==> design/flow/design.v <==
`timescale 1ns/10ps
module  CONV(
	input	wire				clk,
	input	wire				reset,
	output reg 				busy,	
	input	wire				ready,	
	output reg [11:0]	iaddr,
	input	wire [19:0] idata, 		 
	output reg	 			cwr,
	output reg [11:0]	caddr_wr,
	output reg [19:0]	cdata_wr,  
	output reg	 			crd,
	output reg [11:0]	caddr_rd, 
	input	wire [19:0]	cdata_rd,  
	output reg [2:0] 	csel	 
);
	localparam [19:0] KERNEL_0_0 = 20'h0A89E;
	localparam [19:0] KERNEL_0_1 = 20'h092D5;
	localparam [19:0] KERNEL_0_2 = 20'h06D43;
	localparam [19:0] KERNEL_0_3 = 20'h01004;
	localparam [19:0] KERNEL_0_4 = 20'hF8F71;
	localparam [19:0] KERNEL_0_5 = 20'hF6E54;
	localparam [19:0] KERNEL_0_6 = 20'hFA6D7;
	localparam [19:0] KERNEL_0_7 = 20'hFC834;
	localparam [19:0] KERNEL_0_8 = 20'hFAC19;
	localparam [19:0] KERNEL_1_0 = 20'hFDB55;
	localparam [19:0] KERNEL_1_1 = 20'h02992;
	localparam [19:0] KERNEL_1_2 = 20'hFC994;
	localparam [19:0] KERNEL_1_3 = 20'h050FD;
	localparam [19:0] KERNEL_1_4 = 20'h02F20;
	localparam [19:0] KERNEL_1_5 = 20'h0202D;
	localparam [19:0] KERNEL_1_6 = 20'h03BD7;
	localparam [19:0] KERNEL_1_7 = 20'hFD369;
	localparam [19:0] KERNEL_1_8 = 20'h05E68;
	parameter [19:0] BIAS_0 = 20'h01310;
	parameter [19:0] BIAS_1 = 20'hF7295;
	reg [20:0] 	ma;
	reg [19:0]	mb;
	reg  				me;
	wire [40:0] mo;
	wire 				mv;
	multi_div
	#(
	  .SIZE_A(21),
	  .SIZE_B(20),
	  .SIGNED(1),
	  .STEP_SIZE(1) 
	) multi_u1(
	  .clk(clk),.reset(reset),
	  .en(me),
	  .select(1'b0),
	  .a(ma),
	  .b(mb),
	  .P(mo),
	  .div_zero(),
	  .Valid(mv),
	  .Busy()
	);
	parameter LAYER_0 	= 0,
						LAYER_1_2 = 1,
						IDLE 			= 2;
	reg [1:0] 				state;
	reg 							IMG_S;
	reg [5:0] 				state_x,state_y;
	reg [3:0] 				state_step;
	reg [1:0] 				state_dx,state_dy;  
	reg signed [43:0] write_reg;
	always@(*)begin
		busy <= state==IDLE ? 0:1;
	end
	always @(posedge clk or posedge reset) begin
		if(reset)begin
			state <= IDLE;
			cwr <= 0;
			iaddr <= 0;
			csel <= 0;
			crd <= 0;
			caddr_rd <= 0;
			IMG_S <= 0;
			me<= 0;
			write_reg <= 0;
			state_step <= 0;
			{state_y,state_x} 	<= 0;
			{state_dx,state_dy} <= 0;
		end else begin
			case(state)
				LAYER_0:begin	
					case(state_step)
						0:begin
							if( $signed(state_x+state_dx-1) < 0 || $signed(state_x+state_dx-1) > 63 
								|| $signed(state_y+state_dy-1) < 0 || $signed(state_y+state_dy-1) > 63)begin
								iaddr <= 0;	
								state_step <= 3;
							end else begin
								iaddr[11:6] 	<= state_y + state_dy - 1;
								iaddr[5:0] 	<= state_x + state_dx - 1;
								state_step <= state_step + 1;
							end
						end
						1:begin
							me <= 1;
							ma <= idata;
							if(IMG_S==0)begin
								case({state_dy,state_dx})
									{2'd0,2'd0}: mb <= KERNEL_0_0;
									{2'd0,2'd1}: mb <= KERNEL_0_1;
									{2'd0,2'd2}: mb <= KERNEL_0_2;
									{2'd1,2'd0}: mb <= KERNEL_0_3;
									{2'd1,2'd1}: mb <= KERNEL_0_4;
									{2'd1,2'd2}: mb <= KERNEL_0_5;
									{2'd2,2'd0}: mb <= KERNEL_0_6;
									{2'd2,2'd1}: mb <= KERNEL_0_7;
									{2'd2,2'd2}: mb <= KERNEL_0_8;
									default mb <= 0;
								endcase
							end
							else begin
								case({state_dy,state_dx})
									{2'd0,2'd0}: mb <= KERNEL_1_0;
									{2'd0,2'd1}: mb <= KERNEL_1_1;
									{2'd0,2'd2}: mb <= KERNEL_1_2;
									{2'd1,2'd0}: mb <= KERNEL_1_3;
									{2'd1,2'd1}: mb <= KERNEL_1_4;
									{2'd1,2'd2}: mb <= KERNEL_1_5;
									{2'd2,2'd0}: mb <= KERNEL_1_6;
									{2'd2,2'd1}: mb <= KERNEL_1_7;
									{2'd2,2'd2}: mb <= KERNEL_1_8;
									default mb <= 0;
								endcase
							end
							state_step <= state_step + 1;
						end
						2:begin
							me <= 0;
							if(mv)begin  
								write_reg <= $signed(write_reg) + $signed(mo); 
								state_step <= state_step + 1;
							end
							else state_step <= state_step;
						end
						3:begin
							if(state_dy == 2 && state_dx == 2)begin
								{state_dx,state_dy} <= 0;
								state_step <= state_step + 1;
								if(IMG_S) write_reg <= $signed(write_reg) + ($signed(BIAS_1)<<16);
								else write_reg <= $signed(write_reg) + ($signed(BIAS_0)<<16);
							end else if(state_dx == 2)begin
								state_dx <= 0;
								state_dy <= state_dy + 1;
								state_step <= 0;
							end else begin
								state_dx <= state_dx + 1;
								state_step <= 0;
							end
						end
						4:begin
								cwr <= 1;
								csel <= IMG_S ? 2:1;
								state_step <= state_step + 1;
								caddr_wr <= {state_y,state_x};
								cdata_wr <= (write_reg < 0) ? 0 :  ((write_reg>>16)+write_reg[15]) ;  
						end
						5:begin
							cwr <= 0;
							if(state_y == 63 && state_x == 63)begin
								if(IMG_S)begin
									state <= LAYER_1_2;
									IMG_S <= 0;
								end else begin
									IMG_S <= 1;
								end 	
								state_x <= 0;
								state_y <= 0;
							end 
							else if(state_x == 63)begin
								state_x <= 0;
								state_y <= state_y + 1; 
							end 
							else begin
								state_x <= state_x + 1;
							end
							state_dx <= 0;
							state_dy <= 0;
							state_step <= 0;
							write_reg <= 0;
						end
					endcase
				end 
				LAYER_1_2:begin
					case(state_step)
						0:begin
							csel <= IMG_S ? 2 : 1;
							cwr <= 0;
							crd <= 1;
							caddr_rd[11-:5] <= state_y; 
							caddr_rd[5-:5]  <= state_x; 
							caddr_rd[6] <= 0;
							caddr_rd[0] <= 0;
							state_step <= state_step + 1;
						end
						1:begin
							caddr_rd[6] <= 0;
							caddr_rd[0] <= 1;
							write_reg <= 	cdata_rd;			
							state_step <= state_step + 1;
						end
						2:begin
							caddr_rd[6] <= 1;
							caddr_rd[0] <= 0;
							write_reg <= (write_reg > cdata_rd) ? write_reg : cdata_rd;			
							state_step <= state_step + 1;
						end
						3:begin
							caddr_rd[6] <= 1;
							caddr_rd[0] <= 1;
							write_reg <= (write_reg > cdata_rd) ? write_reg : cdata_rd;			
							state_step <= state_step + 1;
						end
						4:begin
							crd <= 0;
							cwr <= 1;
							csel <= IMG_S ? 4 : 3;
							caddr_wr <= {2'b00,state_y[4:0],state_x[4:0]};
							cdata_wr <= (write_reg > cdata_rd) ? write_reg : cdata_rd;			
							state_step <= state_step + 1;
						end
						5:begin
							csel <= 5;
							if(IMG_S) caddr_wr <= {1'b0,state_y[4:0],state_x[4:0],1'b1};
							else caddr_wr <= {1'b0,state_y[4:0],state_x[4:0],1'b0};
							state_step <= state_step + 1;
						end
						6:begin
							cwr <= 0;
							if(state_y==31 && state_x==31)begin
								if(IMG_S)begin
									state <= IDLE;
									IMG_S <= 0;
								end else begin
									IMG_S <= 1;
								end
								state_x <= 0;
								state_y <= 0;
							end
							else if(state_x == 31)begin
								state_y <= state_y + 1;
								state_x <= 0;
							end else begin
								state_x <= state_x + 1;
							end
							state_step <= 0;
						end
					endcase
				end
				IDLE:begin
					if(ready)begin
						state <= LAYER_0;
					end
					cwr <= 0;
					IMG_S <= 0;
					me <= 0;
					write_reg <= 0;
					state_step <= 0;
					{state_y,state_x} 	<= 0;
					{state_dx,state_dy} <= 0;
				end
			endcase
		end
	end
endmodule
module multi_div
#(
  parameter SIZE_A = 128,
  parameter SIZE_B = 64,
  parameter SIGNED = 0,
  parameter STEP_SIZE = 1 
)(
  input wire clk,reset,
  input wire en,
  input wire select,
  input wire [SIZE_A-1:0] a,
  input wire [SIZE_B-1:0] b,
  output reg [SIZE_A+SIZE_B-1:0] P,
  output reg div_zero,
  output reg Valid,
  output reg Busy
);
  parameter READ_IN       = 0,
            CALCULATE     = 1,
            PREPARE_DATA  = 2,
            DATA_OUT      = 3;
  reg [1:0] state;
  reg [9:0] state_counter;
  reg neg_signed;
  reg [SIZE_A-1:0] data_b;
  reg [SIZE_A+SIZE_B:0] r;   
  always@(*)begin
    Valid <= (state == DATA_OUT) ? 1'b1:1'b0;
    Busy  <= (state == CALCULATE || state == PREPARE_DATA) ? 1'b1:1'b0;
  end
  always@(posedge clk or posedge reset)begin
    if(reset)begin
      state <= READ_IN;
      state_counter <= 0;
    end else begin
      case(state)
        READ_IN   :begin
          if(en)begin
            if(select && b==0)begin
              state <= DATA_OUT;
              div_zero <= 1;
            end else begin
              state <= CALCULATE;
              div_zero <= 0;
            end 
            state_counter <= 0;
          end  
        end
        CALCULATE :begin
          if(state_counter == (SIZE_A/STEP_SIZE)-1)begin
            state <= PREPARE_DATA;
            state_counter <= 0;
          end
          else begin
            state_counter <= state_counter + 1;
          end
        end
        PREPARE_DATA:begin
          state <= DATA_OUT;
          state_counter <= 0;
        end
        DATA_OUT  :begin
          state <= READ_IN;
          state_counter <= 0;
        end
        default begin
          state <= READ_IN;
          state_counter <= 0;
        end
      endcase
    end
  end
  reg [SIZE_A-1:0] na;
  reg [SIZE_B-1:0] nb;
  reg in_select;
  integer i;
  always@(posedge clk or posedge reset)begin
    if(reset)begin
      r = 0;
      data_b = 0;
			P = 0;
      neg_signed = 0;
    end else begin
      case(state)
        READ_IN   :begin
          if(en)begin
            if(SIGNED)begin
              neg_signed = a[SIZE_A-1] ^ b[SIZE_B-1];
              na = a[SIZE_A-1] ? -a:a;
              nb = b[SIZE_B-1] ? -b:b;
            end
            else begin
              na = a;
              nb = b;
            end
            r = {na,1'b0,{SIZE_B{1'b0}}};
            data_b = nb;
            in_select = select;
          end  
        end
        CALCULATE :begin
          for(i=0;i<STEP_SIZE;i=i+1)begin 
          	r = r[SIZE_A+SIZE_B] ? ((r<<1)+data_b) : (r<<1);
          end
        end
        PREPARE_DATA:begin
          P = r[SIZE_A+SIZE_B-1:0];
          if(neg_signed)begin
            P = -P;
          end
        end
      endcase
    end
  end
endmodule
==> design/flow/run.sh <==
#!/bin/bash
# the make line also repeats each setting of config.mk as NAME=value (left out here)
make -C /OpenROAD-flow-scripts/flow DESIGN_CONFIG=/design/flow/config.mk WORK_HOME=/design/flow/orfs CLKGATE_MAP_FILE= finish
==> design/flow/config.mk <==
export PLATFORM = sky130hd
export DESIGN_NAME = CONV
export DESIGN_NICKNAME = CONV
export VERILOG_FILES = /design/flow/design.v
export SDC_FILE = /design/flow/constraint.sdc
export NUM_CORES = 4
export LEC_CHECK = 0
export CAP_MARGIN = 20
export CORE_MARGIN = 2
export CORE_UTILIZATION = 40
export CTS_CLUSTER_SIZE = 61
export GPL_ROUTABILITY_DRIVEN = 0
export HOLD_SLACK_MARGIN = -0.08
export MAX_ROUTING_LAYER = met5
export PLACE_DENSITY_LB_ADDON = 0.3
export SLEW_MARGIN = 20
==> design/flow/constraint.sdc <==
create_clock -name core_clock -period 4.51 [get_ports {clk}]
set_input_delay 0.9020 -clock core_clock [delete_from_list [all_inputs] [get_ports {clk}]]
set_output_delay 0.9020 -clock core_clock [all_outputs]
set_load 0.01 [all_outputs]
==> impl_metrics.toml, run 1 <==
# yosys + openroad results
[yosys]
synth_nets = 2473
syn_inst = 2300
yosysSeqAreaShare_pct = 37.6
aoi_share_pct = 22.7
synthTopCellsByCount = "nand2_1 (239), o21ai_0 (224), dfrtp_1 (214)"
netlist_top_cells_area = "dfrtp_1 (27%), edfxtp_1 (10%), ha_1 (7.9%)"
synth_flops = 285
yosysUniqueCellTypes = 82
top_area_cell = "dfrtp_1"
synth_top_area_share_pct = 26.9
top_cell = "nand2_1"
ys_cells = 2300
ys_sh_xor_pct = 6.96
synth_area_per_cell_um2 = 8.65
ys_sh_simple_pct = 16.9
ys_async_sr_fraction_pct = 75.8
top_logic_kind = "AND-OR/OR-AND gates"
synthFlopType = "dfrtp_1"
edf_count = 69
mux_share_pct = 3.13
yosys_warnings = 2
netlist_area_um2 = 19900
yosysChipArea_um2 = 19900
ys_sh_adder_pct = 8.33

[hold_path]
hold_path.class = "reg2reg"
hold_end = "multi_u1.data_b[0]"
worstHoldStart = "multi_u1.data_b[0]"
hold_depth = 2

[global_route]
grtUsageTotal_pct = 22.8
grt_max_degree = 158
antenna_found_initial = 0
grt_pass1_wl_um = 93400
grt_pass1_vias = 17000
gr-total-overflow = 0

[floorplanning]
die_area_um2 = 51500
rows = 81
io_pins = 105
die_width_um = 227
fp_util_pct = 40.6
coreArea_um2 = 49100
die_height_um = 227

[placement]
dp_hpwl_um = 43100
dp_worst_setup_slack_ns = 0.313
placed_area_um2 = 21500
port_buffers = 104

[critical_path]
r2r_start = "write_reg[12]"
crit_fanout = 9
timing.critical_path.cells = "clkdlybuf4s50_1 > inv_1 > ha_1 > a211oi_1 > nor2_1 > a2111oi_0 > a21oi_1 > a311oi_4 > buf_4 > o21a_1 > o21ai_0 > a22oi_1 > o21ai_0"
cp_common_cell = "o21ai_0"
crit_cells = 13
r2r-end = "write_reg[38]"
crit_end = "write_reg[30]"
critPathRequiredTime_ns = 4.93
startpoint = "cdata_rd[17]"
crit_family = "AND-OR/OR-AND gates"
cp_slowest_stage_delay_ns = 0.54
criticalPathCategory = "in2reg"
crit_buf_inv = 3
slowest_stage = "clkdlybuf4s50_1"
ff2ff_path_depth = 10
cp-end-kind = "flip-flop"
regToRegSetupSlack_ns = 0.79
crit_arrival_ns = 4.20
start_kind = "input port"

[final_timing]
fmax_mhz = 265
period_minus_slack_ns = 3.78
setup_viol = 0
maxSlewHeadroom_pct = 38.7
rsz0062_at_grt = "false"
fin_ws_ns = 0.731
fin_skew_ns = 0.0233
hold_viol = 0
maxSlewViolCount = 0
tightest_slew_ns = 0.920
finalCritPeriodShare_pct = 83.8

[finish]
syn_to_final_growth_pct = 14.2
regArea_um2 = 7480
comb_area_um2 = 11600
n_fill_cell = 4779
design_area_um2 = 22700
nNetsFinal = 2510

[routing]
final_antenna_net_count = 0
n_antenna_cell = 0
wl_per_cell_um = 19.3
num_vias = 17600
wl_um = 58300
viasPerCell = 5.80
drc = 0
firstDrtPassIters = 6
drt_iter0_drc = 2052

[pwr]
comb_power_mw = 3.86
power_density_nw_per_um2 = 451
p_switching_mw = 4.08
peakVddDrop_v = 0.000367
powerSeq_mw = 3.51
pwr-share-clk_pct = 28.0
clk-power_mw = 2.87
power_leakage_nw = 9.83
p_int_mw = 6.16
seqPwrFrac_pct = 34.3
pwr-share-comb_pct = 37.7
switching_share_pct = 39.8
power_leader = "combinational cells"

[clock_network]
clockBufferDepth = 3
cts_resized = 0
cts_tree = "built"
clk_latency_ns = 0.56
htreeDepth = 2
cts_inserted_buffers = 36
cts_root_buf = "clkbuf_16"
cts_hold_buffers = 0
clk_pin_slew_worst_paths_ns = 0.06
cts_setup_buffers = 0
cts_sinks = 285

[run]
drv_cap = 0
tool_warnings = 48

[outcome]
outcome = "complete, no violations"
[metal layers]
metal	vias to the layer above	wire [µm]	global-route usage (%)
li1	8413	-	-
met1	8446	26100	30.9
met2	594	26200	36.2
met3	120	3930	4.38
met4	0	2100	8.88
met5	-	0	0
[stage by stage]
| step | util [%] | setup TNS [ns] | std cells | total power [mW] | hold slack [ns] |
|---|---|---|---|---|---|
| finish | 46.3 | 0 | 3028 | 10.2 | 0.485 |
| global route | 46.3 | 0 | 3028 | 10.8 | 0.501 |
| CTS | 46.3 | 0 | 3028 | 10.2 | 0.486 |
| detailed placement | 43.9 | 0 | 2963 | 7.31 | 0.473 |
| global placement | 43.9 | 0 | 2963 | 7.23 | 0.466 |
| floorplan | - | -57.66 | 2300 | 6.10 | 0.352 |
[area by class of cell]
class	count	area share [%]
multi-input combinational	1785	51.0
clock buffer	53	4.70
tap	664	3.66
timing repair buffer	136	5.70
inverter	93	1.55
sequential	285	32.9
clock inverter	12	0.468
==> inputs of run 2 (changes only) <==
- ABC_AREA: not set -> 1
- CELL_PAD_IN_SITES_GLOBAL_PLACEMENT: not set -> 1
- CORE_ASPECT_RATIO: not set -> 0.81
- CORE_UTILIZATION: 40 -> 42
- CTS_CLUSTER_SIZE: 61 -> not set
- GPL_ROUTABILITY_DRIVEN: 0 -> not set
- GPL_TIMING_DRIVEN: not set -> 0
- HOLD_SLACK_MARGIN: -0.08 -> not set
- PLACE_DENSITY_LB_ADDON: 0.3 -> 0.21
- SETUP_SLACK_MARGIN: not set -> 1.25
- SLEW_MARGIN: 20 -> 10
- TNS_END_PERCENT: not set -> 30
- clock period: 4.51 -> 4.9 ns (I/O delays scaled with it)
==> run 2 against run 1 <==
Net effect: register-to-register slack improved by 0.72 ns; final cell count grew 48%; sequential share of layout area is 4.7 points lower; core utilization grew 2.2 points; still clean on timing, DRC and antenna; critical path type unchanged; flip-flop count did not move.
==> impl_metrics.toml, run 2 <==
# yosys + openroad results
[outcome]
outcome = "complete, no violations"

[clock_network]
clk_latency_ns = 0.56
cts_sinks = 285
clockBufferDepth = 3
cts_tree = "built"
cts_root_buf = "clkbuf_16"
clk_pin_slew_worst_paths_ns = 0.06
htreeDepth = 2
cts_hold_buffers = 0
cts_inserted_buffers = 35
cts_resized = 0
cts_setup_buffers = 0

[critical_path]
crit_family = "buffers and inverters"
crit_cells = 13
start_kind = "input port"
crit_buf_inv = 4
crit_arrival_ns = 3.61
crit_end = "cdata_wr[17]"
ff2ff_path_depth = 15
timing.critical_path.cells = "clkdlybuf4s50_1 > inv_1 > ha_1 > nand2_1 > inv_1 > nand3_1 > nor3_1 > nand3_1 > nand2_1 > buf_2 > nand2_1 > nand3_1 > o21ai_0"
cp_slowest_stage_delay_ns = 0.61
startpoint = "cdata_rd[7]"
critPathRequiredTime_ns = 5.06
r2r-end = "write_reg[16]"
slowest_stage = "clkdlybuf4s50_1"
regToRegSetupSlack_ns = 1.51
criticalPathCategory = "in2reg"
crit_fanout = 10
cp-end-kind = "flip-flop"
r2r_start = "multi_u1.P[0]"

[placement]
gp_congestion = 0.966
dp_worst_setup_slack_ns = 0.999
port_buffers = 104
placed_area_um2 = 25400
dp_hpwl_um = 70200

[routing]
firstDrtPassIters = 5
drc = 0
viasPerCell = 5.45
final_antenna_net_count = 0
drt_iter0_drc = 2554
num_vias = 24400
n_antenna_cell = 0
wl_per_cell_um = 19.3
wl_um = 86700

[yosys]
synth_nets = 3765
ys_async_sr_fraction_pct = 75.8
synth_area_per_cell_um2 = 6.47
yosysUniqueCellTypes = 58
synthFlopType = "dfrtp_1"
syn_inst = 3592
aoi_share_pct = 11.4
synth_flops = 285
ys_sh_xor_pct = 2.68
netlist_area_um2 = 23200
mux_share_pct = 0.194
ys_sh_adder_pct = 7.13
synthTopCellsByCount = "nand2_1 (1121), inv_1 (463), nor2_1 (390)"
netlist_top_cells_area = "dfrtp_1 (23%), nand2_1 (18%), edfxtp_1 (8.9%)"
top_area_cell = "dfrtp_1"
top_logic_kind = "simple AND/OR/NAND/NOR gates"
ys_cells = 3592
yosys_warnings = 2
ys_sh_simple_pct = 36.8
top_cell = "nand2_1"
yosysChipArea_um2 = 23200
synth_top_area_share_pct = 23.0
yosysSeqAreaShare_pct = 32.2
edf_count = 69

[pwr]
powerSeq_mw = 3.30
power_leader = "combinational cells"
peakVddDrop_v = 0.000347
power_leakage_nw = 13.1
p_total_mw = 11.3
clk-power_mw = 2.54
comb_power_mw = 5.50
pwr-share-clk_pct = 22.4
p_int_mw = 6.04
p_switching_mw = 5.30
switching_share_pct = 46.7
seqPwrFrac_pct = 29.1
pwr-share-comb_pct = 48.5
power_density_nw_per_um2 = 428

[finish]
n_fill_cell = 5754
syn_to_final_growth_pct = 13.9
comb_area_um2 = 13500
design_area_um2 = 26500
nNetsFinal = 3919
regArea_um2 = 7480

[final_timing]
tns_ns = 0
setup_viol = 0
period_minus_slack_ns = 3.45
rsz0062_at_grt = "false"
finalCritPeriodShare_pct = 70.4
hold_viol = 0
maxSlewHeadroom_pct = 25.1
maxSlewViolCount = 0
fin_skew_ns = 0.0327
hold_slack_ns = 0.487
fmax_mhz = 290
tightest_slew_ns = 1.12
fin_ws_ns = 1.45

[run]
tool_warnings = 46
drv_cap = 0

[floorplanning]
die_height_um = 216
die_width_um = 265
fp_util_pct = 42.5
rows = 77
die_area_um2 = 57200
io_pins = 105
coreArea_um2 = 54600

[hold_path]
hold_path.class = "reg2reg"
hold_depth = 1
worstHoldStart = "mb[15]"
hold_end = "multi_u1.data_b[16]"

[global_route]
gr-total-overflow = 0
grt_pass1_wl_um = 132000
antenna_found_initial = 0
grtUsageTotal_pct = 30.0
grt_pass1_vias = 22100
grt_max_degree = 36
[run 2: area by class of cell]
class	count	share of cell area [%]
repair buffers	117	4.67
plain buffers	103	1.74
clock buffers	44	3.59
flip-flops and latches	285	28.3
well taps	711	3.36
multi-input cells	2726	51.1
inverters	478	6.79
clock inverters	18	0.511
[run 2: metal layers]
layer / GRT usage [%] / share of wire [%]
met5: 0 / 0
met2: 40.5 / 39
met3: 8.22 / 10
met1: 46.1 / 48
met4: 8.02 / 2.6
[run 2: metrics by stage]
stage / std cells / utilization (%)
after floorplan: 3592 / -
after global placement: 4407 / 46.1
after detailed placement: 4418 / 46.4
after CTS: 4480 / 48.4
after global routing: 4482 / 48.5
final: 4482 / 48.5
==> inputs of run 3 (changes only) <==
- CELL_PAD_IN_SITES_GLOBAL_PLACEMENT: 1 -> 3
- CORE_ASPECT_RATIO: 0.81 -> 1.99
- CORE_UTILIZATION: 42 -> 40
- CTS_CLUSTER_DIAMETER: not set -> 250
- CTS_CLUSTER_SIZE: not set -> 98
- GPL_TIMING_DRIVEN: 0 -> not set
- HOLD_SLACK_MARGIN: not set -> -0.08
- MAX_ROUTING_LAYER: met5 -> not set
- PLACE_DENSITY: not set -> 0.39
- PLACE_DENSITY_LB_ADDON: 0.21 -> not set
- SETUP_SLACK_MARGIN: 1.25 -> 2.69
- SLEW_MARGIN: 10 -> 20
- clock period: 4.9 -> 10.0 ns (I/O delays scaled with it)
==> run 3 against run 2 <==
Net effect: the flow now stops in global placement (3_3_place_gp); synthesized cell count did not move; synthesized area stayed put; die area rose by 5.1%.
==> impl_metrics.toml, run 3 <==
# yosys + openroad results
[yosys]
ys_sh_adder_pct = 7.13
yosys_warnings = 2
mux_share_pct = 0.194
synth_flops = 285
netlist_area_um2 = 23200
yosysUniqueCellTypes = 58
ys_cells = 3592
synthTopCellsByCount = "nand2_1 (1121), inv_1 (463), nor2_1 (390)"
yosysChipArea_um2 = 23200
synth_area_per_cell_um2 = 6.47
top_cell = "nand2_1"
ys_sh_xor_pct = 2.68
syn_inst = 3592
aoi_share_pct = 11.4
top_area_cell = "dfrtp_1"
ys_async_sr_fraction_pct = 75.8
synthFlopType = "dfrtp_1"
synth_top_area_share_pct = 23.0
yosysSeqAreaShare_pct = 32.2
top_logic_kind = "simple AND/OR/NAND/NOR gates"
netlist_top_cells_area = "dfrtp_1 (23%), nand2_1 (18%), edfxtp_1 (8.9%)"
synth_nets = 3765
edf_count = 69
ys_sh_simple_pct = 36.8

[outcome]
outcome = "stopped before the end"
tool.error = "[ERROR GPL-0301] Utilization 100.541 % exceeds 100%."
stop_stage = "global placement (3_3_place_gp)"

[floorplanning]
die_width_um = 175
fp_util_pct = 40.5
die_height_um = 344
coreArea_um2 = 57400
die_area_um2 = 60200
rows = 124
io_pins = 105
==> inputs of run 4 (changes only) <==
- CELL_PAD_IN_SITES_DETAIL_PLACEMENT: not set -> 2
- CELL_PAD_IN_SITES_GLOBAL_PLACEMENT: 3 -> 0
- CORE_ASPECT_RATIO: 1.99 -> 0.66
- CORE_UTILIZATION: 40 -> 15
- CTS_CLUSTER_DIAMETER: 250 -> 164
- CTS_CLUSTER_SIZE: 98 -> not set
- GPL_ROUTABILITY_DRIVEN: not set -> 1
- GPL_TIMING_DRIVEN: not set -> 0
- HOLD_SLACK_MARGIN: -0.08 -> not set
- PLACE_DENSITY: 0.39 -> not set
- PLACE_DENSITY_LB_ADDON: not set -> 0.22
- SETUP_SLACK_MARGIN: 2.69 -> not set
- TNS_END_PERCENT: 30 -> not set
- clock period: 10.0 -> 5.14 ns (I/O delays scaled with it)
==> run 4 against run 3 <==
Net effect: now clean on timing, DRC and antenna; synthesized area is the same; die area grew to 2.6 times the previous value; synthesized cell count is the same.
==> impl_metrics.toml, run 4 <==
# yosys + openroad results
[outcome]
outcome = "complete, no violations"

[yosys]
top_logic_kind = "simple AND/OR/NAND/NOR gates"
ys_sh_simple_pct = 36.8
netlist_area_um2 = 23200
edf_count = 69
mux_share_pct = 0.194
netlist_top_cells_area = "dfrtp_1 (23%), nand2_1 (18%), edfxtp_1 (8.9%)"
synth_nets = 3765
yosysChipArea_um2 = 23200
synth_flops = 285
synthTopCellsByCount = "nand2_1 (1121), inv_1 (463), nor2_1 (390)"
yosys_warnings = 2
yosysSeqAreaShare_pct = 32.2
yosysUniqueCellTypes = 58
synth_top_area_share_pct = 23.0
synthFlopType = "dfrtp_1"
synth_area_per_cell_um2 = 6.47
ys_async_sr_fraction_pct = 75.8
ys_sh_xor_pct = 2.68
aoi_share_pct = 11.4
top_cell = "nand2_1"
syn_inst = 3592
ys_sh_adder_pct = 7.13
ys_cells = 3592
top_area_cell = "dfrtp_1"

[critical_path]
crit_end = "iaddr[0]"
slowest_stage = "fa_1"
ff2ff_path_depth = 15
startpoint = "state_dy[1]"
crit_buf_inv = 5
r2r-end = "iaddr[0]"
crit_arrival_ns = 4.45
regToRegSetupSlack_ns = 1.16
crit_cells = 15
criticalPathCategory = "reg2reg"
cp-end-kind = "flip-flop"
start_kind = "flip-flop"
critPathRequiredTime_ns = 5.61
r2r_start = "state_dy[1]"
crit_fanout = 10
crit_family = "buffers and inverters"
timing.critical_path.cells = "clkbuf_1 > inv_1 > clkbuf_1 > ha_1 > inv_1 > ha_1 > fa_1 > a21oi_1 > nor2_1 > nor2_1 > a22oi_1 > nand3_1 > clkbuf_1 > nor2_1 > mux2_2"
cp_slowest_stage_delay_ns = 0.42

[finish]
design_area_um2 = 28400
comb_area_um2 = 13500
regArea_um2 = 7480
nNetsFinal = 3924
fin_util_pct = 18.5
final_cells = 5865
n_fill_cell = 18600
syn_to_final_growth_pct = 22.3

[pwr]
peakVddDrop_v = 0.000186
seqPwrFrac_pct = 27.7
powerSeq_mw = 3.17
pwr-share-clk_pct = 24.5
pwr-share-comb_pct = 47.8
comb_power_mw = 5.48
power_leakage_nw = 13.2
clk-power_mw = 2.81
switching_share_pct = 47.8
power_leader = "combinational cells"
p_int_mw = 5.98
p_total_mw = 11.5
p_switching_mw = 5.48
power_density_nw_per_um2 = 403

[clock_network]
clk_pin_slew_worst_paths_ns = 0.06
htreeDepth = 2
clockBufferDepth = 3
cts_tree = "built"
cts_inserted_buffers = 38
cts_root_buf = "clkbuf_16"
cts_hold_buffers = 0
clk_latency_ns = 0.59
cts_resized = 0
cts_sinks = 285
cts_setup_buffers = 0

[hold_path]
hold_end = "caddr_rd[7]"
hold_depth = 2
hold_path.class = "reg2reg"
worstHoldStart = "caddr_rd[7]"

[global_route]
grtUsageTotal_pct = 14.6
grt_pass1_vias = 26300
antenna_found_initial = 4
gr-total-overflow = 0
grt_max_degree = 30
grt_pass1_wl_um = 174000

[routing]
final_antenna_net_count = 0
firstDrtPassIters = 5
num_vias = 25600
wl_um = 118000
drc = 0
viasPerCell = 4.37
wl_per_cell_um = 20.1
drt_iter0_drc = 1874

[final_timing]
rsz0062_at_grt = "false"
hold_viol = 0
period_minus_slack_ns = 3.98
setup_viol = 0
tightest_slew_ns = 1.10
fin_skew_ns = 0.0144
fmax_mhz = 251
finalCritPeriodShare_pct = 77.4
maxSlewHeadroom_pct = 26.2
tns_ns = 0
maxSlewViolCount = 0

[placement]
placed_area_um2 = 27200
gp_congestion = 0.920
dp_hpwl_um = 97400
placedCellCount = 5793
port_buffers = 104

[floorplanning]
die_height_um = 324
die_width_um = 489
die_area_um2 = 158000
io_pins = 105
fp_util_pct = 15.1
rows = 117
coreArea_um2 = 154000

[run]
drv_cap = 0
tool_warnings = 46
-- run 4: layout make-up --
class                   instances  share of cell area, %
multi-input cells            2726                   47.6
clock inverters                18                  0.586
well taps                    2082                   9.17
plain buffers                 103                   1.62
clock buffers                  51                   3.77
repair buffers                119                   4.55
diodes                          3                 0.0264
inverters                     478                   6.33
flip-flops and latches        285                   26.3
-- run 4: per-stage QoR --
stage / setup WS [ns] / hold WS (ns)
finish: 1.16 / 0.483
global route: 0.822 / 0.524
CTS: 1.16 / 0.496
detailed placement: 0.847 / 0.483
global placement: -3.52 / 0.473
floorplan: -0.195 / 0.415
-- run 4: layer usage --
layer	GRT usage (%)	vias to the layer above	routed length, µm
met1	22.8	12900	61800
met2	19.8	621	45300
met4	2.66	4	1820
li1	-	12000	-
met5	0	-	27
met3	3.57	94	8790
==> inputs of run 5 (changes only) <==
- ABC_AREA: 1 -> not set
- CELL_PAD_IN_SITES_DETAIL_PLACEMENT: 2 -> not set
- CORE_ASPECT_RATIO: 0.66 -> 1.13
- CORE_UTILIZATION: 15 -> 72
- CTS_CLUSTER_DIAMETER: 164 -> 54
- GPL_ROUTABILITY_DRIVEN: 1 -> not set
- GPL_TIMING_DRIVEN: 0 -> 1
- MAX_ROUTING_LAYER: not set -> met4
- PLACE_DENSITY: not set -> 0.35
- PLACE_DENSITY_LB_ADDON: 0.22 -> not set
- SETUP_SLACK_MARGIN: not set -> 0.07
- SLEW_MARGIN: 20 -> 10
- TNS_END_PERCENT: not set -> 30
- clock period: 5.14 -> 3.21 ns (I/O delays scaled with it)
==> run 5 against run 4 <==
Net effect: clock skew increased by 0.0086 ns; critical path type unchanged; critical endpoint is now multi_u1.P[31]; highest routed layer is now met4; die area shrank 82%; core utilization up 71 points; flip-flop count is the same; sequential power up about 50%; first-iteration DRC count grew 78%; now fails the layout checks on setup timing; power grew 34%; global-route usage is 32 points higher.
==> impl_metrics.toml, run 5 <==
# yosys + openroad results
[routing]
wl_um = 69600
drt_iter0_drc = 3345
final_antenna_net_count = 0
num_vias = 20700
wl_per_cell_um = 23.9
firstDrtPassIters = 9
viasPerCell = 7.10
drc = 0
n_antenna_cell = 0

[final_timing]
finalCritPeriodShare_pct = 106
maxSlewViolCount = 0
rsz0062_at_grt = "true"
fin_skew_ns = 0.0231
setup_viol = 8
maxSlewHeadroom_pct = 32.0
fin_ws_ns = -0.187
hold_viol = 0
period_minus_slack_ns = 3.40
tns_ns = -0.612
fmax_mhz = 294
tightest_slew_ns = 1.02

[floorplanning]
fp_util_pct = 73.3
die_height_um = 181
coreArea_um2 = 27100
rows = 64
die_width_um = 160
die_area_um2 = 29000
io_pins = 105

[placement]
placedCellCount = 2838
dp_hpwl_um = 44900
gp_congestion = 1.05
placed_area_um2 = 22500
port_buffers = 104

[pwr]
pwr-share-comb_pct = 43.8
peakVddDrop_v = 0.000712
comb_power_mw = 6.74
powerSeq_mw = 4.74
power_leakage_nw = 10.9
switching_share_pct = 41.3
p_switching_mw = 6.36
seqPwrFrac_pct = 30.8
clk-power_mw = 3.91
power_leader = "combinational cells"
pwr-share-clk_pct = 25.4
p_int_mw = 9.03
power_density_nw_per_um2 = 632

[yosys]
ys_async_sr_fraction_pct = 75.8
synth_nets = 2473
aoi_share_pct = 22.7
yosysUniqueCellTypes = 82
syn_inst = 2300
yosysSeqAreaShare_pct = 37.6
mux_share_pct = 3.13
synth_area_per_cell_um2 = 8.65
yosysChipArea_um2 = 19900
ys_cells = 2300
yosys_warnings = 2
ys_sh_simple_pct = 16.9
top_cell = "nand2_1"
synthFlopType = "dfrtp_1"
top_area_cell = "dfrtp_1"
edf_count = 69
ys_sh_xor_pct = 6.96
synthTopCellsByCount = "nand2_1 (239), o21ai_0 (224), dfrtp_1 (214)"
synth_flops = 285
ys_sh_adder_pct = 8.33
netlist_area_um2 = 19900
netlist_top_cells_area = "dfrtp_1 (27%), edfxtp_1 (10%), ha_1 (7.9%)"
top_logic_kind = "AND-OR/OR-AND gates"
synth_top_area_share_pct = 26.9

[critical_path]
r2r-end = "multi_u1.P[31]"
crit_family = "simple AND/OR/NAND/NOR gates"
slowest_stage = "or4_4"
cp-end-kind = "flip-flop"
startpoint = "multi_u1.r[8]"
crit_arrival_ns = 3.77
crit_fanout = 5
r2r_start = "multi_u1.r[8]"
start_kind = "flip-flop"
timing.critical_path.cells = "or4_4 > or4_4 > or2_4 > nor4_4 > and4bb_2 > inv_2 > o31ai_1 > xor2_1 > a21oi_1"
criticalPathCategory = "reg2reg"
crit_end = "multi_u1.P[31]"
crit_cells = 9
cp_common_cell = "or4_4"
critPathRequiredTime_ns = 3.59
crit_buf_inv = 1
ff2ff_path_depth = 9
cp_slowest_stage_delay_ns = 0.58
regToRegSetupSlack_ns = -0.19

[clock_network]
cts_root_buf = "clkbuf_16"
cts_hold_buffers = 0
cts_inserted_buffers = 34
clk_pin_slew_worst_paths_ns = 0.07
clk_latency_ns = 0.54
clockBufferDepth = 3
cts_sinks = 285
htreeDepth = 2
cts_tree = "built"

[global_route]
grtUsageTotal_pct = 46.9
grt_max_degree = 177
grt_pass1_vias = 19900
antenna_found_initial = 0
gr-total-overflow = 0
grt_pass1_wl_um = 105000

[run]
tool_warnings = 53
drv_cap = 0

[outcome]
outcome = "complete, but fails checks"
violations = "setup timing"

[finish]
design_area_um2 = 24400
nNetsFinal = 2699
final_cells = 2915
syn_to_final_growth_pct = 22.5

[hold_path]
hold_end = "multi_u1.data_b[8]"
hold_path.class = "reg2reg"
hold_depth = 2
worstHoldStart = "multi_u1.data_b[8]"
## run 5: final cells by class
| class | instances | area [µm²] |
|---|---|---|
| Sequential cell | 285 | 7480 |
| Timing Repair Buffer | 327 | 2810 |
| Clock buffer | 43 | 905 |
| Multi-Input combinational cell | 1785 | 12100 |
| Inverter | 93 | 355 |
| Fill cell | 1161 | 2780 |
| Clock inverter | 19 | 215 |
| Tap cell | 363 | 454 |
## run 5: routing by layer
metal	global-route usage, %	wire length [µm]
met5	-	0
met3	8.82	7720
met2	77.1	32600
met1	53.8	23500
met4	27.3	5830
## run 5: stage by stage
| step | setup WS, ns | utilization [%] | hold slack, ns | total power, mW |
|---|---|---|---|---|
| after detailed placement | -0.709 | 82.9 | 0.467 | 10.8 |
| after floorplan | -1.95 | - | 0.352 | 8.57 |
| after CTS | 0.0340 | 87.6 | 0.491 | 14.9 |
| final | -0.187 | 89.8 | 0.490 | 15.4 |
| after global placement | -0.818 | 82.9 | 0.464 | 10.5 |
| after global routing | -0.346 | 89.8 | 0.510 | 15.9 |
## run 5: what timing repair did
action / in CTS / in global routing
setup endpoints to repair: 40 / 87
pin swaps: 7 / 47
gates cloned: 0 / 1
gates resized: 28 / 109
buffers inserted: 6 / 8
==> inputs of run 6 (changes only) <==
- CORE_UTILIZATION: 72 -> 68
- CTS_CLUSTER_SIZE: not set -> 38
- PLACE_DENSITY: 0.35 -> 0.65
- SETUP_SLACK_MARGIN: 0.07 -> 0.56
==> run 6 against run 5 <==
Net effect: still fails the layout checks on setup timing; first-iteration DRC count increased by 25%; global-route usage increased by 2.1 points; clock skew increased by 0.0054 ns; die area increased by 5.7%; final cell count increased by 2.8%; largest power group unchanged.
==> impl_metrics.toml, run 6 <==
# yosys + openroad results
[critical_path]
crit_cells = 14
cp_slowest_stage_delay_ns = 0.59
crit_buf_inv = 5
criticalPathCategory = "reg2reg"
regToRegSetupSlack_ns = -0.97
r2r-end = "write_reg[13]"
start_kind = "flip-flop"
crit_arrival_ns = 4.61
crit_fanout = 7
slowest_stage = "nor3_2"
cp_common_cell = "buf_6"
cp-end-kind = "flip-flop"
startpoint = "write_reg[11]"
crit_end = "write_reg[13]"
crit_family = "simple AND/OR/NAND/NOR gates"
r2r_start = "write_reg[11]"
ff2ff_path_depth = 14
timing.critical_path.cells = "buf_6 > ha_4 > nand4_1 > buf_4 > nor3_2 > a21oi_2 > a311oi_4 > buf_6 > buf_6 > nor2b_4 > nor2_4 > clkbuf_16 > a32oi_2 > o21ai_1"
critPathRequiredTime_ns = 3.64

[pwr]
pwr-share-comb_pct = 47.8
p_switching_mw = 7.29
clk-power_mw = 3.62
power_leakage_nw = 11.2
powerSeq_mw = 4.80
peakVddDrop_v = 0.000778
power_density_nw_per_um2 = 623
switching_share_pct = 45.2
power_leader = "combinational cells"
p_int_mw = 8.85
seqPwrFrac_pct = 29.8
comb_power_mw = 7.71
pwr-share-clk_pct = 22.4

[yosys]
synth_top_area_share_pct = 26.9
edf_count = 69
netlist_area_um2 = 19900
yosysUniqueCellTypes = 82
synthTopCellsByCount = "nand2_1 (239), o21ai_0 (224), dfrtp_1 (214)"
ys_cells = 2300
netlist_top_cells_area = "dfrtp_1 (27%), edfxtp_1 (10%), ha_1 (7.9%)"
top_logic_kind = "AND-OR/OR-AND gates"
synth_area_per_cell_um2 = 8.65
top_cell = "nand2_1"
synth_nets = 2473
yosys_warnings = 2
ys_sh_adder_pct = 8.33
synth_flops = 285
mux_share_pct = 3.13
ys_sh_simple_pct = 16.9
yosysSeqAreaShare_pct = 37.6
ys_sh_xor_pct = 6.96
syn_inst = 2300
aoi_share_pct = 22.7
ys_async_sr_fraction_pct = 75.8
synthFlopType = "dfrtp_1"
top_area_cell = "dfrtp_1"
yosysChipArea_um2 = 19900

[routing]
drt_iter0_drc = 4193
wl_per_cell_um = 28.0
drc = 0
num_vias = 22000
final_antenna_net_count = 0
wl_um = 84000
viasPerCell = 7.33
firstDrtPassIters = 21

[final_timing]
period_minus_slack_ns = 4.18
maxSlewViolCount = 0
hold_slack_ns = 0.492
maxSlewHeadroom_pct = 16.0
tightest_slew_ns = 1.26
rsz0062_at_grt = "true"
setup_viol = 66
fin_skew_ns = 0.0284
fmax_mhz = 239
tns_ns = -35.83
hold_viol = 0
finalCritPeriodShare_pct = 130
fin_ws_ns = -0.970

[hold_path]
hold_depth = 1
worstHoldStart = "multi_u1.data_b[17]"
hold_path.class = "reg2reg"
hold_end = "multi_u1.data_b[17]"

[clock_network]
cts_root_buf = "clkbuf_16"
htreeDepth = 1
cts_inserted_buffers = 29
cts_sinks = 285
clockBufferDepth = 3
cts_hold_buffers = 0
cts_tree = "built"
clk_latency_ns = 0.60
clk_pin_slew_worst_paths_ns = 0.08

[floorplanning]
rows = 66
die_width_um = 165
coreArea_um2 = 28800
die_area_um2 = 30600
fp_util_pct = 69.0
die_height_um = 186
io_pins = 105

[finish]
n_fill_cell = 1250
design_area_um2 = 25900
syn_to_final_growth_pct = 30.2
nNetsFinal = 2740
fin_util_pct = 89.9

[global_route]
grt_pass1_wl_um = 111000
grt_pass1_vias = 19800
grt_max_degree = 192
antenna_found_initial = 22
grtUsageTotal_pct = 48.9
gr-total-overflow = 0

[placement]
dp_hpwl_um = 45200
gp_congestion = 0.989
port_buffers = 104
placed_area_um2 = 22500
dp_worst_setup_slack_ns = -0.648

[run]
tool_warnings = 54
drv_cap = 0

[outcome]
outcome = "complete, but fails checks"
violations = "setup timing"
[run 6: metrics by stage]
step,cells,power (mW)
after global routing,2994,16.6
after detailed placement,2849,10.7
after global placement,2849,10.4
after floorplan,2300,8.57
after CTS,2937,14.5
final,2998,16.1
[run 6: layout make-up]
cell class	instances	area [µm²]	share of cell area (%)
Tap cell	374	468	1.81
Multi-Input combinational cell	1785	13200	51.0
Timing Repair Buffer	373	3290	12.7
Clock buffer	31	733	2.83
Sequential cell	285	7500	28.9
Inverter	93	370	1.43
Antenna cell	34	85.1	0.329
Clock inverter	23	253	0.976
[run 6: routing by layer]
metal	global-route usage [%]	up-vias	part of all wire [%]
met5	-	-	0
li1	-	8933	-
met2	72.9	2127	42
met3	19.6	868	15
met4	28.7	0	11
met1	55.8	10000	32
[run 6: timing repair]
action | in CTS | in global routing
resized | 185 | 259
endpoints found under the setup margin | 131 | 154
buffers inserted | 33 | 26
pin swaps | 92 | 170
cloned | 1 | 1
==> inputs of run 7 (changes only) <==
- CAP_MARGIN: 20 -> 0
- CELL_PAD_IN_SITES_GLOBAL_PLACEMENT: 0 -> not set
- CORE_ASPECT_RATIO: 1.13 -> not set
- CORE_UTILIZATION: 68 -> 49
- CTS_CLUSTER_DIAMETER: 54 -> not set
- CTS_CLUSTER_SIZE: 38 -> not set
- GPL_TIMING_DRIVEN: 1 -> 0
- PLACE_DENSITY: 0.65 -> not set
- PLACE_DENSITY_LB_ADDON: not set -> 0.03
- SETUP_SLACK_MARGIN: 0.56 -> not set
- SLEW_MARGIN: 10 -> 35
- TNS_END_PERCENT: 30 -> not set
- clock period: 3.21 -> 3.8 ns (I/O delays scaled with it)
==> run 7 against run 6 <==
Net effect: now clean on timing, DRC and antenna; setup slack better by 1.1 ns; clock power down 4%; fmax up 14%; flip-flop count unchanged; power down 23%; sequential share of layout area up 3.5 points; synthesized area unchanged.
==> impl_metrics.toml, run 7 <==
# yosys + openroad results
[finish]
syn_to_final_growth_pct = 16.0
nNetsFinal = 2623
design_area_um2 = 23100
regArea_um2 = 7480
n_fill_cell = 3656
comb_area_um2 = 11600

[yosys]
synth_flops = 285
yosysChipArea_um2 = 19900
yosys_warnings = 2
ys_sh_xor_pct = 6.96
synth_area_per_cell_um2 = 8.65
yosysSeqAreaShare_pct = 37.6
ys_sh_simple_pct = 16.9
edf_count = 69
netlist_top_cells_area = "dfrtp_1 (27%), edfxtp_1 (10%), ha_1 (7.9%)"
ys_cells = 2300
top_logic_kind = "AND-OR/OR-AND gates"
synth_top_area_share_pct = 26.9
synth_nets = 2473
ys_async_sr_fraction_pct = 75.8
synthFlopType = "dfrtp_1"
mux_share_pct = 3.13
top_area_cell = "dfrtp_1"
yosysUniqueCellTypes = 82
top_cell = "nand2_1"
syn_inst = 2300
ys_sh_adder_pct = 8.33
netlist_area_um2 = 19900
aoi_share_pct = 22.7
synthTopCellsByCount = "nand2_1 (239), o21ai_0 (224), dfrtp_1 (214)"

[clock_network]
clk_latency_ns = 0.57
cts_root_buf = "clkbuf_16"
cts_hold_buffers = 0
clk_pin_slew_worst_paths_ns = 0.06
clockBufferDepth = 3
cts_inserted_buffers = 36
htreeDepth = 2
cts_sinks = 285
cts_tree = "built"

[pwr]
seqPwrFrac_pct = 32.5
power_leakage_nw = 9.99
pwr-share-comb_pct = 39.6
clk-power_mw = 3.46
comb_power_mw = 4.90
power_density_nw_per_um2 = 536
power_leader = "combinational cells"
powerSeq_mw = 4.02
p_int_mw = 7.35
p_total_mw = 12.4
pwr-share-clk_pct = 28.0
peakVddDrop_v = 0.000398
switching_share_pct = 40.6
p_switching_mw = 5.02

[floorplanning]
rows = 73
coreArea_um2 = 39900
die_height_um = 205
fp_util_pct = 49.8
io_pins = 105
die_width_um = 205
die_area_um2 = 42200

[outcome]
outcome = "complete, no violations"

[routing]
highest_layer = "met4"
viasPerCell = 5.99
wl_um = 62000
firstDrtPassIters = 6
num_vias = 18000
route.met3.wl_um = 3340
drc = 0
wl_per_cell_um = 20.6
wl_met2_um = 28600
final_antenna_net_count = 0
drt_iter0_drc = 1330
met1_length_um = 27900

[global_route]
grtUsageTotal_pct = 30.7
grt_max_degree = 38
antenna_found_initial = 0
grt_pass1_wl_um = 97700
grt_pass1_vias = 17500
gr-total-overflow = 0

[hold_path]
hold_depth = 0
worstHoldStart = "multi_u1.state[1]"
hold_end = "multi_u1.state[3]"
hold_path.class = "reg2reg"

[critical_path]
r2r-end = "write_reg[43]"
crit_fanout = 10
crit_cells = 12
crit_buf_inv = 3
regToRegSetupSlack_ns = 0.14
cp_slowest_stage_delay_ns = 0.52
ff2ff_path_depth = 12
crit_end = "write_reg[43]"
start_kind = "flip-flop"
cp-end-kind = "flip-flop"
r2r_start = "state_step[1]"
crit_arrival_ns = 4.13
slowest_stage = "nor2_2"
critPathRequiredTime_ns = 4.28
crit_family = "simple AND/OR/NAND/NOR gates"
timing.critical_path.cells = "inv_1 > ha_1 > clkbuf_1 > nand2_1 > nand2_1 > nor2_2 > and2_0 > clkbuf_1 > nand4_1 > o2111ai_1 > a21oi_1 > a2bb2oi_1"
criticalPathCategory = "reg2reg"
startpoint = "state_step[1]"

[final_timing]
finalCritPeriodShare_pct = 96.2
tightest_slew_ns = 0.922
fmax_mhz = 274
rsz0062_at_grt = "true"
period_minus_slack_ns = 3.66
maxSlewHeadroom_pct = 38.5
maxSlewViolCount = 0
setup_viol = 0
hold_viol = 0
fin_skew_ns = 0.0245

[placement]
dp_hpwl_um = 48400
gp_congestion = 0.938
port_buffers = 104
placed_area_um2 = 21800

[run]
drv_cap = 0
tool_warnings = 47
[run 7: layer usage]
layer  up-vias  track usage (%)
li1       8651                -
met1      8669             39.9
met2       544             49.0
met3       117             4.21
met4         0             11.3
met5         -                -
[run 7: cell type report]
cell class / instances / share of cell area [%]
multi-input combinational: 1785 / 50.4
sequential: 285 / 32.4
clock buffer: 46 / 4.33
antenna: 1 / 0.0108
tap: 525 / 2.85
timing repair buffer: 114 / 5.36
clock inverter: 20 / 0.813
inverter: 93 / 1.53
buffer: 135 / 2.29
[run 7: timing repair]
item / CTS / global route
setup endpoints to repair: 59 / 45
gates resized: 6 / 21
setup buffers: 1 / 0
pin swaps: 1 / 1
[run 7: stage by stage]
step	instances	setup slack [ns]	util [%]	TNS (ns)	hold slack, ns
after global placement	2929	-3.88	54.1	-659.74	0.364
after detailed placement	2938	-1.16	54.6	-46.04	0.370
final	3004	0.144	57.8	0	0.387
after global routing	3003	-0.0135	57.8	-0.0135	0.395
after CTS	3004	0.00985	57.6	0	0.388
after floorplan	2300	-1.48	-	-96.85	0.352
==> inputs of run 8 (changes only) <==
- CAP_MARGIN: 0 -> 20
- CORE_UTILIZATION: 49 -> 40
- GPL_TIMING_DRIVEN: 0 -> not set
- MAX_ROUTING_LAYER: met4 -> not set
- PLACE_DENSITY_LB_ADDON: 0.03 -> not set
- SLEW_MARGIN: 35 -> 20
- clock period: 3.8 -> 4.93 ns (I/O delays scaled with it)
==> run 8 against run 7 <==
Net effect: critical endpoint is now write_reg[13]; combinational power is 29% lower; clock power is 22% lower; wire length is 3.6% lower; clock skew is 0.0049 ns lower; register-to-register slack better by 1.0 ns; via count is 2.6% lower; largest cell class unchanged; flip-flop count stayed put.
==> impl_metrics.toml, run 8 <==
# yosys + openroad results
[yosys]
top_cell = "nand2_1"
ys_sh_xor_pct = 6.96
top_logic_kind = "AND-OR/OR-AND gates"
yosysUniqueCellTypes = 82
netlist_area_um2 = 19900
yosysSeqAreaShare_pct = 37.6
synth_flops = 285
ys_sh_adder_pct = 8.33
synth_top_area_share_pct = 26.9
mux_share_pct = 3.13
synth_nets = 2473
ys_async_sr_fraction_pct = 75.8
ys_cells = 2300
aoi_share_pct = 22.7
yosysChipArea_um2 = 19900
top_area_cell = "dfrtp_1"
syn_inst = 2300
netlist_top_cells_area = "dfrtp_1 (27%), edfxtp_1 (10%), ha_1 (7.9%)"
synthTopCellsByCount = "nand2_1 (239), o21ai_0 (224), dfrtp_1 (214)"
edf_count = 69
synth_area_per_cell_um2 = 8.65
ys_sh_simple_pct = 16.9
synthFlopType = "dfrtp_1"
yosys_warnings = 2

[critical_path]
crit_end = "write_reg[13]"
critPathRequiredTime_ns = 5.36
crit_cells = 12
criticalPathCategory = "in2reg"
crit_buf_inv = 2
crit_arrival_ns = 4.23
ff2ff_path_depth = 12
startpoint = "cdata_rd[13]"
timing.critical_path.cells = "clkdlybuf4s50_1 > inv_1 > ha_1 > a21oi_1 > o21ai_0 > a2111oi_0 > a21oi_1 > a311oi_4 > nand2b_1 > nand2_1 > a32oi_1 > o21ai_0"
r2r-end = "write_reg[37]"
slowest_stage = "clkdlybuf4s50_1"
regToRegSetupSlack_ns = 1.16
r2r_start = "state_dx[0]"
crit_family = "AND-OR/OR-AND gates"
cp_slowest_stage_delay_ns = 0.55
crit_fanout = 14
start_kind = "input port"
cp-end-kind = "flip-flop"

[pwr]
powerSeq_mw = 3.26
comb_power_mw = 3.46
p_switching_mw = 3.76
power_leakage_nw = 9.79
power_leader = "combinational cells"
power_density_nw_per_um2 = 416
p_int_mw = 5.67
pwr-share-comb_pct = 36.7
peakVddDrop_v = 0.000230
pwr-share-clk_pct = 28.7
clk-power_mw = 2.71
switching_share_pct = 39.9
seqPwrFrac_pct = 34.6

[global_route]
gr-max-usage-layer = "met2"
grt_max_degree = 162
gr-total-overflow = 0
use_met1_pct = 31.9
grt_pass1_vias = 17000
grtUsageMet2_pct = 38.0
antenna_found_initial = 0
use_met3_pct = 2.77
grt_pass1_wl_um = 94800
grtUsageTotal_pct = 23.4

[floorplanning]
die_width_um = 227
fp_util_pct = 40.6
die_area_um2 = 51500
rows = 81
coreArea_um2 = 49100
io_pins = 105
die_height_um = 227

[placement]
port_buffers = 104
gp_congestion = 0.930
dp_worst_setup_slack_ns = 0.618
dp_hpwl_um = 44300
placed_area_um2 = 21400

[final_timing]
fin_ws_ns = 1.12
hold_viol = 0
fin_skew_ns = 0.0197
setup_viol = 0
fmax_mhz = 263
tns_ns = 0
finalCritPeriodShare_pct = 77.2
tightest_slew_ns = 0.976
hold_slack_ns = 0.486
rsz0062_at_grt = "false"
maxSlewViolCount = 0
maxSlewHeadroom_pct = 34.9
period_minus_slack_ns = 3.81

[hold_path]
hold_end = "iaddr[0]"
hold_path.class = "reg2reg"
worstHoldStart = "iaddr[0]"
hold_depth = 2

[clock_network]
cts_resized = 0
clk_latency_ns = 0.56
cts_inserted_buffers = 37
htreeDepth = 2
clk_pin_slew_worst_paths_ns = 0.06
clockBufferDepth = 3
cts_sinks = 285
cts_tree = "built"
cts_root_buf = "clkbuf_16"
cts_hold_buffers = 0
cts_setup_buffers = 0

[run]
drv_cap = 0
tool_warnings = 48

[finish]
syn_to_final_growth_pct = 13.8
regArea_um2 = 7480
fin_util_pct = 46.2
n_fill_cell = 4801
design_area_um2 = 22600
comb_area_um2 = 11600
nNetsFinal = 2500

[routing]
n_antenna_cell = 0
wl_per_cell_um = 19.8
num_vias = 17500
drt_iter0_drc = 1761
wl_um = 59800
final_antenna_net_count = 0
firstDrtPassIters = 8
drc = 0
viasPerCell = 5.81

[outcome]
outcome = "complete, no violations"
==> run 8: per-layer routing <==
layer	part of all wire, %	vias up
met5	0	-
met4	3.5	0
met3	5.4	135
met1	45	8435
met2	46	577
li1	-	8374
==> run 8: cell type report <==
cell class	count	share of cell area (%)
repair buffers	125	5.35
flip-flops and latches	285	33.0
clock inverters	12	0.713
multi-input cells	1785	51.1
well taps	664	3.67
clock buffers	53	4.53
inverters	93	1.56
==> run 8: stage by stage <==
stage                     total power, mW  std cells
after detailed placement             6.69       2952
after CTS                            9.44       3017
after global routing                 9.99       3017
final                                9.42       3017
after global placement               6.63       2952
after floorplan                      5.58       2300
==> inputs of run 9 (changes only) <==
- CORE_UTILIZATION: 40 -> 72
- CTS_CLUSTER_DIAMETER: not set -> 91
- PLACE_DENSITY: not set -> 0.35
- clock period: 4.93 -> 7.72 ns (I/O delays scaled with it)
==> run 9 against run 8 <==
Net effect: sequential power down 36%; sequential share of layout area up 0.64 points; synthesized area unchanged; flip-flop count unchanged; clock power down 37%; largest cell class unchanged; critical path depth unchanged; setup slack better by 1.6 ns; final cell count down 11%; wire length down 1.4%; highest routed layer unchanged; die area down 44%; design area down 1.9%.
==> impl_metrics.toml, run 9 <==
# yosys + openroad results
[outcome]
outcome = "complete, no violations"

[floorplanning]
rows = 60
io_pins = 105
coreArea_um2 = 27000
fp_util_pct = 73.6
die_width_um = 170
die_height_um = 170
die_area_um2 = 29000

[clock_network]
cts_root_buf = "clkbuf_16"
clockBufferDepth = 3
cts_setup_buffers = 0
cts_hold_buffers = 0
cts_resized = 0
cts_inserted_buffers = 34
cts_sinks = 285
cts_tree = "built"
clk_latency_ns = 0.54
htreeDepth = 2
clk_pin_slew_worst_paths_ns = 0.06

[yosys]
ys_sh_simple_pct = 16.9
yosysSeqAreaShare_pct = 37.6
syn_inst = 2300
edf_count = 69
top_cell = "nand2_1"
ys_sh_adder_pct = 8.33
netlist_area_um2 = 19900
synth_area_per_cell_um2 = 8.65
netlist_top_cells_area = "dfrtp_1 (27%), edfxtp_1 (10%), ha_1 (7.9%)"
yosys_warnings = 2
yosysChipArea_um2 = 19900
synthTopCellsByCount = "nand2_1 (239), o21ai_0 (224), dfrtp_1 (214)"
synth_flops = 285
synth_nets = 2473
synth_top_area_share_pct = 26.9
yosysUniqueCellTypes = 82
top_logic_kind = "AND-OR/OR-AND gates"
ys_cells = 2300
mux_share_pct = 3.13
synthFlopType = "dfrtp_1"
ys_sh_xor_pct = 6.96
aoi_share_pct = 22.7
ys_async_sr_fraction_pct = 75.8
top_area_cell = "dfrtp_1"

[critical_path]
crit_end = "write_reg[9]"
crit_family = "AND-OR/OR-AND gates"
crit_cells = 12
r2r-end = "state_step[2]"
ff2ff_path_depth = 13
crit_buf_inv = 2
crit_arrival_ns = 5.38
cp-end-kind = "flip-flop"
r2r_start = "state_dy[1]"
start_kind = "input port"
slowest_stage = "a311oi_4"
criticalPathCategory = "in2reg"
startpoint = "cdata_rd[13]"
crit_fanout = 16
cp_slowest_stage_delay_ns = 0.80
timing.critical_path.cells = "clkdlybuf4s50_1 > inv_1 > ha_1 > a21oi_1 > o21ai_0 > a2111oi_0 > a21oi_1 > a311oi_4 > nor2b_1 > nor2_2 > a22oi_1 > o21ai_0"
regToRegSetupSlack_ns = 3.40
critPathRequiredTime_ns = 8.13

[pwr]
seqPwrFrac_pct = 34.7
comb_power_mw = 2.25
pwr-share-comb_pct = 37.2
power_leader = "combinational cells"
peakVddDrop_v = 0.000292
switching_share_pct = 40.0
powerSeq_mw = 2.10
pwr-share-clk_pct = 28.1
p_switching_mw = 2.42
power_density_nw_per_um2 = 272
power_leakage_nw = 9.76
p_int_mw = 3.63
clk-power_mw = 1.70

[hold_path]
hold_path.class = "reg2reg"
hold_depth = 1
hold_end = "multi_u1.data_b[18]"
worstHoldStart = "multi_u1.data_b[18]"

[global_route]
grt_max_degree = 132
grt_pass1_vias = 17900
grt_pass1_wl_um = 94400
gr-total-overflow = 0
antenna_found_initial = 0
grtUsageTotal_pct = 41.3

[routing]
drt_iter0_drc = 2194
wl_um = 58900
num_vias = 18500
firstDrtPassIters = 6
final_antenna_net_count = 0
viasPerCell = 6.87
wl_per_cell_um = 21.9
n_antenna_cell = 0
drc = 0

[placement]
placedCellCount = 2626
dp_hpwl_um = 41100
placed_area_um2 = 21000
gp_congestion = 0.972
port_buffers = 104

[final_timing]
fmax_mhz = 201
maxSlewHeadroom_pct = 32.3
period_minus_slack_ns = 4.97
hold_viol = 0
tns_ns = 0
fin_skew_ns = 0.0251
finalCritPeriodShare_pct = 64.4
setup_viol = 0
rsz0062_at_grt = "false"
hold_slack_ns = 0.489
maxSlewViolCount = 0
tightest_slew_ns = 0.990

[finish]
syn_to_final_growth_pct = 11.7
nNetsFinal = 2494
final_cells = 2687
design_area_um2 = 22200
fin_util_pct = 82.2

[run]
tool_warnings = 49
drv_cap = 0
## run 9: per-layer routing
layer | track usage, % | wire length (µm) | part of all wire (%)
met1 | 53.9 | 23000 | 39
met2 | 66.6 | 27300 | 46
met3 | 7.30 | 5430 | 9.2
met4 | 20.8 | 3170 | 5.4
met5 | 0 | 0 | 0
## run 9: through the flow
| step | power, mW | setup WS [ns] |
|---|---|---|
| 2_1_floorplan | 3.56 | 1.34 |
| 3_3_place_gp | 4.12 | 2.35 |
| 3_5_place_dp | 4.22 | 2.37 |
| 4_1_cts | 5.95 | 2.90 |
| 5_1_grt | 6.32 | 2.59 |
| 6_report | 6.05 | 2.75 |
## run 9: layout make-up
cell class / count / area (µm²)
multi-input cells: 1785 / 11600
flip-flops and latches: 285 / 7480
fillers: 1635 / 4810
repair buffers: 122 / 1190
clock buffers: 47 / 992
well taps: 341 / 427
inverters: 93 / 353
clock inverters: 14 / 196
==> inputs of run 10 (changes only) <==
- ABC_AREA: not set -> 1
- CORE_UTILIZATION: 72 -> 71
- CTS_CLUSTER_DIAMETER: 91 -> 357
- PLACE_DENSITY: 0.35 -> 0.36
- SETUP_SLACK_MARGIN: not set -> 0.47
- clock period: 7.72 -> 3.23 ns (I/O delays scaled with it)
==> run 10 against run 9 <==
Net effect: first-iteration DRC count up 79%; design area up 17%; critical path type is now reg2reg; largest cell class unchanged; die area up 18%; final cell count up 54%; sequential power rose to 2.5 times the previous value; critical path depth unchanged; hold slack worse by 0.017 ns; clock skew down 0.0019 ns; still clean; count of clock-buffer cells in the layout down 7; setup slack worse by 2.3 ns; combinational power rose to 3.6 times the previous value.
==> impl_metrics.toml, run 10 <==
# yosys + openroad results
[routing]
viasPerCell = 6.43
num_vias = 26600
wl_per_cell_um = 20.2
drc = 0
firstDrtPassIters = 9
final_antenna_net_count = 0
wl_um = 83900
drt_iter0_drc = 3923

[floorplanning]
io_pins = 105
die_width_um = 185
coreArea_um2 = 32400
die_area_um2 = 34200
die_height_um = 185
rows = 66
fp_util_pct = 71.8

[yosys]
synth_area_per_cell_um2 = 6.47
netlist_top_cells_area = "dfrtp_1 (23%), nand2_1 (18%), edfxtp_1 (8.9%)"
synth_flops = 285
synth_top_area_share_pct = 23.0
ys_sh_simple_pct = 36.8
synthFlopType = "dfrtp_1"
ys_sh_adder_pct = 7.13
syn_inst = 3592
ys_async_sr_fraction_pct = 75.8
yosys_warnings = 2
yosysChipArea_um2 = 23200
synth_nets = 3765
mux_share_pct = 0.194
yosysSeqAreaShare_pct = 32.2
edf_count = 69
netlist_area_um2 = 23200
ys_sh_xor_pct = 2.68
top_area_cell = "dfrtp_1"
top_logic_kind = "simple AND/OR/NAND/NOR gates"
top_cell = "nand2_1"
ys_cells = 3592
synthTopCellsByCount = "nand2_1 (1121), inv_1 (463), nor2_1 (390)"
yosysUniqueCellTypes = 58
aoi_share_pct = 11.4

[critical_path]
slowest_stage = "fa_1"
startpoint = "state_x[1]"
cp_slowest_stage_delay_ns = 0.46
r2r-end = "iaddr[0]"
crit_family = "adder cells"
criticalPathCategory = "reg2reg"
timing.critical_path.cells = "inv_1 > ha_1 > inv_1 > ha_1 > fa_1 > a21oi_2 > nor2_2 > nor2_4 > a22oi_2 > nand3_1 > nor2_1 > mux2_2"
cp-end-kind = "flip-flop"
ff2ff_path_depth = 12
r2r_start = "state_x[1]"
start_kind = "flip-flop"
critPathRequiredTime_ns = 3.72
crit_buf_inv = 2
crit_arrival_ns = 3.32
crit_cells = 12
crit_end = "iaddr[0]"
regToRegSetupSlack_ns = 0.41
crit_fanout = 5

[global_route]
grt_max_degree = 168
grt_pass1_wl_um = 127000
gr-total-overflow = 0
grt_pass1_vias = 24200
grtUsageTotal_pct = 47.7
antenna_found_initial = 6

[clock_network]
clk_latency_ns = 0.62
htreeDepth = 1
cts_sinks = 285
cts_inserted_buffers = 31
cts_tree = "built"
cts_root_buf = "clkbuf_16"
clockBufferDepth = 3
clk_pin_slew_worst_paths_ns = 0.06

[placement]
dp_worst_setup_slack_ns = 0.188
dp_hpwl_um = 60600
port_buffers = 104
gp_congestion = 1.06

[final_timing]
setup_viol = 0
finalCritPeriodShare_pct = 87.4
maxSlewViolCount = 0
hold_viol = 0
fin_ws_ns = 0.406
maxSlewHeadroom_pct = 32.0
tightest_slew_ns = 1.01
fmax_mhz = 354
fin_skew_ns = 0.0232
rsz0062_at_grt = "true"
period_minus_slack_ns = 2.82

[finish]
nNetsFinal = 3847
fin_util_pct = 80.2
syn_to_final_growth_pct = 11.6

[pwr]
comb_power_mw = 8.06
peakVddDrop_v = 0.000805
powerSeq_mw = 5.32
p_int_mw = 9.12
pwr-share-comb_pct = 47.0
seqPwrFrac_pct = 31.0
power_density_nw_per_um2 = 661
power_leakage_nw = 13.0
power_leader = "combinational cells"
p_switching_mw = 8.03
clk-power_mw = 3.77
pwr-share-clk_pct = 22.0
switching_share_pct = 46.8

[run]
tool_warnings = 54
drv_cap = 0

[outcome]
outcome = "complete, no violations"

[hold_path]
hold_path.class = "in2async"
-- run 10: cell type report --
| type | count | area, µm² |
|---|---|---|
| multi-input cells | 2727 | 13600 |
| flip-flops and latches | 285 | 7480 |
| fillers | 2376 | 6420 |
| inverters | 478 | 1800 |
| repair buffers | 151 | 1410 |
| clock buffers | 40 | 881 |
| well taps | 442 | 553 |
| clock inverters | 18 | 186 |
| diodes | 1 | 2.50 |
-- run 10: timing repair --
item / CTS / global route
endpoints found under the setup margin: 20 / 45
hold endpoints to repair: 0 / 0
pin swaps: 0 / 3
gates cloned: 0 / 1
hold buffers: 0 / 0
resized: 8 / 28
buffers inserted: 2 / 4
-- run 10: metal layers --
metal	GRT usage, %	up-vias	share of wire (%)
met5	0	-	0.075
met4	24.1	10	6.5
met3	16.9	550	16
met2	71.6	2328	42
met1	61.2	11900	36
li1	-	11800	-
-- run 10: metrics by stage --
step / TNS (ns) / power (mW) / hold slack, ns / cell area, µm² / instances
6_report: 0 / 17.1 / 0.472 / 25900 / 4142
5_1_grt: 0 / 17.9 / 0.490 / 25900 / 4141
4_1_cts: 0 / 16.4 / 0.442 / 25800 / 4136
3_5_place_dp: 0 / 12.5 / 0.482 / 24700 / 4076
3_3_place_gp: 0 / 12.2 / 0.471 / 24700 / 4076
2_1_floorplan: -104.04 / 10.3 / 0.415 / 23300 / 3592
No activity file was given, so power comes from the tool's default toggle rates.
